Setup of v6:
// microprocessor
module microprocessor #(parameter N = 8, ROM_addressBits = 6, RF_addressBits = 3) (
  input  logic                           clk             ,
  input  logic                           rst_n           ,
  input  logic [ 3+2*(RF_addressBits):0] ROM_data        ,
  input  logic [                  N-1:0] SRAM_data       ,
  output logic                           overflowPC      ,
  output logic                           ROM_readEnable  ,
  output logic                           SRAM_readEnable ,
  output logic                           SRAM_writeEnable,
  output logic [    ROM_addressBits-1:0] ROM_address     ,
  output logic [(2**RF_addressBits)-1:0] SRAM_address    ,
  output logic [                  N-1:0] SRAM_data_in
);
  logic RF_selectDestA, RF_selectDestB, RF_writeEnable;
  logic [1:0] RF_selectSource;
  logic [RF_addressBits-1:0] RF_writeAddress, RF_readAddressA, RF_readAddressB;
  logic [N-1:0] RF_AluRes, RF_Im, RF_destAluA, RF_destAluB;
  RF #(.N(N), .addressBits(RF_addressBits)) rf (
    clk,
    rst_n,
    RF_selectDestA,
    RF_selectDestB,
    RF_selectSource,
    RF_writeAddress,
    RF_writeEnable,
    RF_readAddressA,
    RF_readAddressB,
    RF_AluRes, SRAM_data, RF_Im,
    RF_destAluA, SRAM_data_in, RF_destAluB, SRAM_address);
  logic ALU_rst, ALU_en;
  logic [2:0] ALU_OP, ALU_ONZ;
  ALU #(N) alu (
    clk,
    rst_n,
    ALU_rst,
    ALU_en,
    ALU_OP,
    RF_destAluA,
    RF_destAluB,
    ALU_ONZ,
    RF_AluRes
  );
  FSM #(.N(N), .M(RF_addressBits), .P(ROM_addressBits)) fsm (
    clk,
    rst_n,
    overflowPC,
    RF_selectSource,
    RF_writeAddress,
    RF_writeEnable,
    RF_readAddressA,
    RF_readAddressB,
    RF_selectDestA,
    RF_selectDestB,
    RF_Im,
    ALU_OP,
    ALU_rst,
    ALU_ONZ,
    ALU_en,
    ROM_data,
    ROM_readEnable,
    ROM_address,
    SRAM_readEnable,
    SRAM_writeEnable
  );
endmodule
Size: roughly 1,100 cells after synthesis, roughly 46 I/O pins, roughly 0.0085 mm^2 of cells after synthesis.
make LEC_CHECK=0 ABC_AREA=0 CAP_MARGIN=20 CELL_PAD_IN_SITES_DETAIL_PLACEMENT=0 CORE_MARGIN=2 CORE_UTILIZATION=32 CTS_CLUSTER_DIAMETER=207 CTS_CLUSTER_SIZE=97 PLACE_DENSITY_LB_ADDON=0.13 SLEW_MARGIN=20 TNS_END_PERCENT=20 finish   # period 9.41 ns
run.sh (not shown) runs the stock make flow with config.mk's settings and CLKGATE_MAP_FILE=.
v6 finished every step from synthesis to the final layout, and the layout passed the timing, DRC and antenna checks.
Changes in v7 relative to v6:
diff --git a/flow/config.mk b/flow/config.mk
--- a/flow/config.mk
+++ b/flow/config.mk
@@ -10,0 +11 @@
+export CORE_ASPECT_RATIO = 0.5
@@ -12 +13 @@
-export CORE_UTILIZATION = 32
+export CORE_UTILIZATION = 51
@@ -14 +15 @@
-export CTS_CLUSTER_SIZE = 97
+export CTS_CLUSTER_SIZE = 96
@@ -17 +18 @@
-export TNS_END_PERCENT = 20
+export TNS_END_PERCENT = 5
Results
- Diff v6 and v7: cell count after placement higher in v6
- Sum of met3 wire segment lengths after detailed routing (v6 / v7): 0.845
- Count of plain and timing-repair buffers, v6 and v7: lower on v7


Starting RTL as in the previous note.
Settings: LEC_CHECK=0, ABC_AREA=1, CAP_MARGIN=20, CORE_MARGIN=2, CORE_UTILIZATION=68, CTS_CLUSTER_DIAMETER=234, CTS_CLUSTER_SIZE=99, SLEW_MARGIN=20, TNS_END_PERCENT=5; clock period 3.25 ns.
The starting point never finished: it broke off in global routing (DPL-0038).
Rerun with:
--- a/flow/config.mk
+++ b/flow/config.mk
@@ -11,3 +11,2 @@
-export CORE_UTILIZATION = 68
-export CTS_CLUSTER_DIAMETER = 234
-export CTS_CLUSTER_SIZE = 99
+export CORE_UTILIZATION = 70
+export SETUP_SLACK_MARGIN = -0.13
@@ -15 +13,0 @@
-export TNS_END_PERCENT = 5
==> flow/constraint.sdc (replaced) <==
create_clock -name core_clock -period 4.3 [get_ports {clk}]
set_input_delay 0.8600 -clock core_clock [delete_from_list [all_inputs] [get_ports {clk}]]
set_output_delay 0.8600 -clock core_clock [all_outputs]
set_load 0.01 [all_outputs]
Outcome: The new run completed, yet does not pass: negative setup slack; synthesized cell count stays the same; area after synthesis stays the same; die size is lower by a few percent.
Rerun with:
--- a/flow/config.mk
+++ b/flow/config.mk
@@ -11 +11,3 @@
-export CORE_UTILIZATION = 70
+export CORE_UTILIZATION = 72
+export CTS_CLUSTER_SIZE = 85
+export PLACE_DENSITY_LB_ADDON = 0.24
With this change the flow aborted during global routing.
Die size is lower by 2.7%.
Synthesized area stays the same.
Synthesized cell count is unchanged.


microprocessor again, from the RTL that the note above started with.
==> flow/design.v (excerpt) <==
module microprocessor #(parameter N = 8, ROM_addressBits = 6, RF_addressBits = 3) (
  input  logic                           clk             ,
  input  logic                           rst_n           ,
  input  logic [ 3+2*(RF_addressBits):0] ROM_data        ,
  input  logic [                  N-1:0] SRAM_data       ,
  output logic                           overflowPC      ,
  output logic                           ROM_readEnable  ,
  output logic                           SRAM_readEnable ,
  output logic                           SRAM_writeEnable,
  output logic [    ROM_addressBits-1:0] ROM_address     ,
  output logic [(2**RF_addressBits)-1:0] SRAM_address    ,
  output logic [                  N-1:0] SRAM_data_in
);
Settings: LEC_CHECK=0, CAP_MARGIN=20, CORE_MARGIN=2, CORE_UTILIZATION=31, GPL_ROUTABILITY_DRIVEN=0, GPL_TIMING_DRIVEN=0, PLACE_DENSITY_LB_ADDON=0.04, SLEW_MARGIN=30, TNS_END_PERCENT=70; clock period 6.2 ns.
The starting point went through all stages and came out clean.
Then changed:
Settings changed: CORE_UTILIZATION 31 to 40, GPL_ROUTABILITY_DRIVEN 0 to unset, GPL_TIMING_DRIVEN 0 to unset, PLACE_DENSITY_LB_ADDON 0.04 to unset, SLEW_MARGIN 30 to 20, TNS_END_PERCENT 70 to unset.
Clock period 6.2 ns to 5.85 ns, I/O delays scaled along.
- cell area came out higher by 3.1%
- total power came out higher by 8.0%
- sequential share of layout area came out lower by 0.77 points
- critical path depth came out lower by 1
- worst setup slack got worse by 26 ps
- worst hold slack improved by 3.9 ps
- core utilization came out higher by 12 points
- first-iteration DRC count came out higher by 13%
- sequential cell count does not change
Then changed:
Settings changed: CORE_UTILIZATION 40 to 71, PLACE_DENSITY set to 0.62, SETUP_SLACK_MARGIN set to 0.26.
Clock period 5.85 ns to 4.18 ns, I/O delays scaled along.
=> This time the run ended with an error in global routing with GRT-0116; die area decreases by about 43%; synthesized cell count is unchanged; synthesized area does not change.
Then changed:
Settings changed: CORE_UTILIZATION 71 to 40, PLACE_DENSITY 0.62 to unset, SETUP_SLACK_MARGIN 0.26 to unset.
Clock period 4.18 ns to 6.0 ns, I/O delays scaled along.
Effect: The changed run finished clean. Synthesized cell count stays the same. Synthesized area does not change. Die area goes up by about 70%.


Starting RTL as in the previous note.
make LEC_CHECK=0 ABC_AREA=1 CAP_MARGIN=20 CORE_ASPECT_RATIO=0.5 CORE_MARGIN=2 CORE_UTILIZATION=62 CTS_CLUSTER_DIAMETER=234 CTS_CLUSTER_SIZE=99 SLEW_MARGIN=20 finish   # period 3.25 ns
The first run never finished: it broke off in global routing (GRT-0232).
Then changed:
- ABC_AREA: 1 -> unset
- CORE_ASPECT_RATIO: 0.5 -> unset
- CORE_UTILIZATION: 62 -> 9
- CTS_CLUSTER_DIAMETER: 234 -> unset
- CTS_CLUSTER_SIZE: 99 -> unset
- clock period: 3.25 -> 6.16 ns (I/O delays scaled with it)
Outcome: This time the run completed without violations. Area after synthesis went up by 2.0%. Synthesized cell count went down by 8.2%. Die area rose to 6.7 times its value.
Then changed:
- ABC_AREA: unset -> 1
- CORE_UTILIZATION: 9 -> 72
- PLACE_DENSITY: unset -> 0.65
- SETUP_SLACK_MARGIN: unset -> -0.13
- clock period: 6.16 -> 4.3 ns (I/O delays scaled with it)
What happened: The changed run died in global routing. Area after synthesis came out lower slightly. Synthesized cell count came out higher by a little under a tenth. Die size decreases by well over a third.


## sierra
Starting RTL as in the previous note.
==> flow/config.mk <==
export PLATFORM = sky130hd
export DESIGN_NAME = microprocessor
export DESIGN_NICKNAME = microprocessor
export VERILOG_FILES = /design/flow/design.v
export SDC_FILE = /design/flow/constraint.sdc
export NUM_CORES = 4
export LEC_CHECK = 0
export CAP_MARGIN = 20
export CELL_PAD_IN_SITES_DETAIL_PLACEMENT = 0
export CORE_ASPECT_RATIO = 0.5
export CORE_MARGIN = 8
export CORE_UTILIZATION = 40
export CTS_CLUSTER_DIAMETER = 372
export CTS_CLUSTER_SIZE = 94
export HOLD_SLACK_MARGIN = -0.09
export PLACE_DENSITY_LB_ADDON = 0.01
export SLEW_MARGIN = 20
export TNS_END_PERCENT = 15
==> flow/constraint.sdc <==
create_clock -name core_clock -period 6.0 [get_ports {clk}]
set_input_delay 1.2000 -clock core_clock [delete_from_list [all_inputs] [get_ports {clk}]]
set_output_delay 1.2000 -clock core_clock [all_outputs]
set_load 0.01 [all_outputs]
Input changes introduced in maple (baseline for comparison: sierra):
# sierra
export LEC_CHECK = 0
export CAP_MARGIN = 20
export CELL_PAD_IN_SITES_DETAIL_PLACEMENT = 0
export CORE_ASPECT_RATIO = 0.5
export CORE_MARGIN = 8
export CORE_UTILIZATION = 40
export CTS_CLUSTER_DIAMETER = 372
export CTS_CLUSTER_SIZE = 94
export HOLD_SLACK_MARGIN = -0.09
export PLACE_DENSITY_LB_ADDON = 0.01
export SLEW_MARGIN = 20
export TNS_END_PERCENT = 15
create_clock -name core_clock -period 6.0 [get_ports {clk}]
# maple
export LEC_CHECK = 0
export CAP_MARGIN = 20
export CELL_PAD_IN_SITES_DETAIL_PLACEMENT = 1
export CORE_ASPECT_RATIO = 1.28
export CORE_MARGIN = 8
export CORE_UTILIZATION = 49
export CTS_CLUSTER_DIAMETER = 372
export CTS_CLUSTER_SIZE = 94
export HOLD_SLACK_MARGIN = -0.09
export PLACE_DENSITY_LB_ADDON = 0.12
export SLEW_MARGIN = 20
export TNS_END_PERCENT = 15
create_clock -name core_clock -period 6.0 [get_ports {clk}]
Results
- maple: done, clean on timing, DRC and antenna
- sierra did not stop at any stage, and its layout met the timing, DRC and antenna checks.
- maple improves on sierra in total power.
- On sequential share of layout area, sierra and maple are neck and neck.
- In the flow results for sierra and maple, the non-clock buffer count is smaller on sierra.
- From sierra to maple the numbers moved as follows: clock latency reported for the late side of the worst-skew pair barely changed; switching part of the total power went down by 0.59 points.
Setup changes, maple to tundra
# maple
export LEC_CHECK = 0
export CAP_MARGIN = 20
export CELL_PAD_IN_SITES_DETAIL_PLACEMENT = 1
export CORE_ASPECT_RATIO = 1.28
export CORE_MARGIN = 8
export CORE_UTILIZATION = 49
export CTS_CLUSTER_DIAMETER = 372
export CTS_CLUSTER_SIZE = 94
export HOLD_SLACK_MARGIN = -0.09
export PLACE_DENSITY_LB_ADDON = 0.12
export SLEW_MARGIN = 20
export TNS_END_PERCENT = 15
create_clock -name core_clock -period 6.0 [get_ports {clk}]
# tundra
export LEC_CHECK = 0
export ABC_AREA = 1
export CAP_MARGIN = 0
export CELL_PAD_IN_SITES_DETAIL_PLACEMENT = 2
export CELL_PAD_IN_SITES_GLOBAL_PLACEMENT = 0
export CORE_ASPECT_RATIO = 0.8
export CORE_MARGIN = 7
export CORE_UTILIZATION = 40
export CTS_CLUSTER_DIAMETER = 31
export CTS_CLUSTER_SIZE = 30
export GPL_TIMING_DRIVEN = 0
export HOLD_SLACK_MARGIN = 0.24
export SETUP_SLACK_MARGIN = 0.8
export SLEW_MARGIN = 20
create_clock -name core_clock -period 6.0 [get_ports {clk}]
Findings:
tundra and maple: one clean run, maple; the rest did not finish clean. In the metrics for tundra and maple, the one carrying the lower placement-stage cell area is tundra. Register area share after synthesis in tundra is 0.57 points above maple. In tundra the placement-stage worst setup slack turned out 1.12 ns lower than in maple. For HPWL after detailed placement, dividing the value from maple by the value from tundra gives 0.71. What tundra reported for post-synthesis cell count from yosys has to be multiplied by 0.918 to get the figure for maple. Going from maple to tundra, number of nets at floorplan grows by 8.4%. In tundra relative to maple, area of the die had gone up by more than 10%. In tundra, synthesized chip area reported by yosys is lower than in maple.
#### Input delta (harbor over tundra)
# tundra
export LEC_CHECK = 0
export ABC_AREA = 1
export CAP_MARGIN = 0
export CELL_PAD_IN_SITES_DETAIL_PLACEMENT = 2
export CELL_PAD_IN_SITES_GLOBAL_PLACEMENT = 0
export CORE_ASPECT_RATIO = 0.8
export CORE_MARGIN = 7
export CORE_UTILIZATION = 40
export CTS_CLUSTER_DIAMETER = 31
export CTS_CLUSTER_SIZE = 30
export GPL_TIMING_DRIVEN = 0
export HOLD_SLACK_MARGIN = 0.24
export SETUP_SLACK_MARGIN = 0.8
export SLEW_MARGIN = 20
create_clock -name core_clock -period 6.0 [get_ports {clk}]
# harbor
export LEC_CHECK = 0
export CAP_MARGIN = 35
export CELL_PAD_IN_SITES_DETAIL_PLACEMENT = 1
export CORE_MARGIN = 2
export CORE_UTILIZATION = 40
export CTS_CLUSTER_DIAMETER = 391
export SLEW_MARGIN = 20
create_clock -name core_clock -period 6.0 [get_ports {clk}]
harbor vs. tundra: number of library cell types mapped by synthesis went up by 56%.
In harbor the cell area after synthesis turned out 2.0% higher than in tundra.
harbor closes out successfully: all stages finished, all timing, DRC and antenna checks passed.
Delta (harbor minus tundra): number of sinks on the clock net was more or less identical, chip area line of the yosys report went up by about 2%, die size went down by 11%, setup fix buffers added after clock tree synthesis went down by 36.
Diff tundra -> harbor: total placed cells including tap cells fell 4.8%, placeable core region picked up an extra about 1.8%.
Worst-case setup slack after placement in harbor vs tundra: up 1.07 ns
Edits applied to the flow inputs when going from harbor to yarrow:
# harbor
export LEC_CHECK = 0
export CAP_MARGIN = 35
export CELL_PAD_IN_SITES_DETAIL_PLACEMENT = 1
export CORE_MARGIN = 2
export CORE_UTILIZATION = 40
export CTS_CLUSTER_DIAMETER = 391
export SLEW_MARGIN = 20
create_clock -name core_clock -period 6.0 [get_ports {clk}]
# yarrow
export LEC_CHECK = 0
export CAP_MARGIN = 35
export CELL_PAD_IN_SITES_DETAIL_PLACEMENT = 2
export CORE_MARGIN = 2
export CORE_UTILIZATION = 40
export CTS_CLUSTER_DIAMETER = 391
export HOLD_SLACK_MARGIN = 0.24
export SETUP_SLACK_MARGIN = 0.8
export SLEW_MARGIN = 20
create_clock -name core_clock -period 6.0 [get_ports {clk}]
- The flow for yarrow finished, though final verification flagged negative setup slack.
- [compare] base=harbor new=yarrow: via count went up, post-layout total power picked up an extra 0.00061 W.
- Taking harbor as the reference, in yarrow clock distribution area overhead in the final layout shows a reduction of 0.31 points, actual slew at the worst max-slew pin grew by 0.26 ns, least setup slack across all paths after layout saw a decrease.
- Note that the wire length of the first global-routing pass recorded for harbor amounts to 0.61 times the value seen in yarrow.
- In yarrow relative to harbor, clock power had gone up by more than 10%.


job 507:
microprocessor again, from the RTL that the note above started with.
make LEC_CHECK=0 ABC_AREA=1 CAP_MARGIN=20 CORE_MARGIN=2 CORE_UTILIZATION=72 CTS_CLUSTER_DIAMETER=99 CTS_CLUSTER_SIZE=32 HOLD_SLACK_MARGIN=0.3 PLACE_DENSITY=0.78 SLEW_MARGIN=20 TNS_END_PERCENT=5 finish   # period 4.56 ns
[flow] job 507 | stages: complete | final checks: fail | reason: negative setup slack
Setup changes, job 507 to job 5138
==> flow/config.mk <==
export PLATFORM = sky130hd
export DESIGN_NAME = microprocessor
export DESIGN_NICKNAME = microprocessor
export VERILOG_FILES = /design/flow/design.v
export SDC_FILE = /design/flow/constraint.sdc
export NUM_CORES = 4
export LEC_CHECK = 0
export CAP_MARGIN = 20
export CORE_MARGIN = 2
export CORE_UTILIZATION = 65
export SLEW_MARGIN = 20
==> flow/constraint.sdc <==
create_clock -name core_clock -period 5.85 [get_ports {clk}]
set_input_delay 1.1700 -clock core_clock [delete_from_list [all_inputs] [get_ports {clk}]]
set_output_delay 1.1700 -clock core_clock [all_outputs]
set_load 0.01 [all_outputs]
Results
Of job 5138 and job 507, job 5138 shows the higher area after synthesis, with job 507 below it.
Job 507 ended up with ha_1 as its library cell contributing the largest single delay on the critical path; job 5138 ended up with clkdlybuf4s50_1.
Number of nets in the finished design (job 5138 vs. job 507) decreases by more than 10%
Changes observed in job 5138 relative to job 507: routed via count dropped about 15%, instance count after placement with tap cells included has decreased, core area rose by about 12%.
Comparing job 5138 and job 507, the lower first-pass GRT wire length was measured on job 5138.
Floorplan die area (higher): job 5138
Every stage of the flow completed for job 5138, and the final layout passed the timing, DRC and antenna checks.
Looking at prevailing logic family in the synthesized netlist, the simple AND/OR/NAND/NOR gates result is from job 507; the AND-OR/OR-AND gates one comes from job 5138.
Diff job 507 -> job 5138 | number of tap cells added at floorplan | up by more than 10%
The following lists how job 7475 was set up differently from job 5138:
-- flow/config.mk --
<<< job 5138, line 7
export LEC_CHECK = 0
export CAP_MARGIN = 20
export CORE_MARGIN = 2
export CORE_UTILIZATION = 65
export SLEW_MARGIN = 20
>>> job 7475, line 7
export LEC_CHECK = 0
export CAP_MARGIN = 20
export CORE_ASPECT_RATIO = 1.83
export CORE_MARGIN = 2
export CORE_UTILIZATION = 26
export PLACE_DENSITY_LB_ADDON = 0.14
export SLEW_MARGIN = 20
==> flow/constraint.sdc <==
create_clock -name core_clock -period 6.0 [get_ports {clk}]
set_input_delay 1.2000 -clock core_clock [delete_from_list [all_inputs] [get_ports {clk}]]
set_output_delay 1.2000 -clock core_clock [all_outputs]
set_load 0.01 [all_outputs]
## What came out
Across both runs, clock buffer count was lower for job 7475 than for job 5138.
Going from job 5138 to job 7475, global placer's final weighted congestion has decreased; clock skew has remained practically unchanged.
The inputs of job 8733 differ from those of job 7475 as listed below.
-- flow/config.mk --
<<< job 7475, line 7
export LEC_CHECK = 0
export CAP_MARGIN = 20
export CORE_ASPECT_RATIO = 1.83
export CORE_MARGIN = 2
export CORE_UTILIZATION = 26
export PLACE_DENSITY_LB_ADDON = 0.14
export SLEW_MARGIN = 20
>>> job 8733, line 7
export LEC_CHECK = 0
export CAP_MARGIN = 20
export CELL_PAD_IN_SITES_DETAIL_PLACEMENT = 0
export CELL_PAD_IN_SITES_GLOBAL_PLACEMENT = 3
export CORE_ASPECT_RATIO = 1.28
export CORE_MARGIN = 8
export CORE_UTILIZATION = 34
export CTS_CLUSTER_DIAMETER = 372
export CTS_CLUSTER_SIZE = 94
export HOLD_SLACK_MARGIN = -0.09
export PLACE_DENSITY_LB_ADDON = 0.01
export SLEW_MARGIN = 20
export TNS_END_PERCENT = 15
Notes after the runs:
Compared with job 7475, job 8733 shows a higher sequential share of layout area.
Comparing job 8733 against job 7475, there is no change at all in sequential cell count.
Where detailed-route via count is concerned, job 7475 is outperformed by job 8733.
Non-clock buffer count: job 8733 and job 7475 compared, lower one is job 8733
On cell count: job 8733 sits below job 7475.
Comparing job 7475 with job 8733, the clock skew came out essentially unchanged.
The critical path capture point comes out SRAM_address[3] in one run and SRAM_data_in[7] in the other, namely in job 7475 and job 8733 respectively.
[compare] base=job 7475 new=job 8733: cell leakage power fell by 4.7%, first-pass GRT wire length fell by 5.9%.
Input changes introduced in job 9773 (baseline for comparison: job 8733):
==> flow/config.mk <==
export PLATFORM = sky130hd
export DESIGN_NAME = microprocessor
export DESIGN_NICKNAME = microprocessor
export VERILOG_FILES = /design/flow/design.v
export SDC_FILE = /design/flow/constraint.sdc
export NUM_CORES = 4
export LEC_CHECK = 0
export CAP_MARGIN = 0
export CELL_PAD_IN_SITES_DETAIL_PLACEMENT = 2
export CELL_PAD_IN_SITES_GLOBAL_PLACEMENT = 2
export CORE_ASPECT_RATIO = 0.8
export CORE_MARGIN = 7
export CORE_UTILIZATION = 40
export CTS_CLUSTER_DIAMETER = 31
export CTS_CLUSTER_SIZE = 97
export GPL_TIMING_DRIVEN = 0
export HOLD_SLACK_MARGIN = 0.24
export SETUP_SLACK_MARGIN = 0.8
export SLEW_MARGIN = 20
Findings:
Detailed route, job 9773 vs job 8733: via total higher for job 9773
Going from job 8733 to job 9773, post-CTS setup-driven buffer insertion count now sits higher; via density per instance has increased.
For the maximum frequency, job 9773 came in 11 MHz higher than job 8733 did.
Relative to job 8733, final non-filler cell total decreased by 54 in job 9773.
Of job 9773 and job 8733, the run reporting the lower share of power burned in combinational logic was job 8733.
Compared with job 8733, job 9773 degrades final-layout worst hold slack.
No activity file was given, so power comes from the tool's default toggle rates.
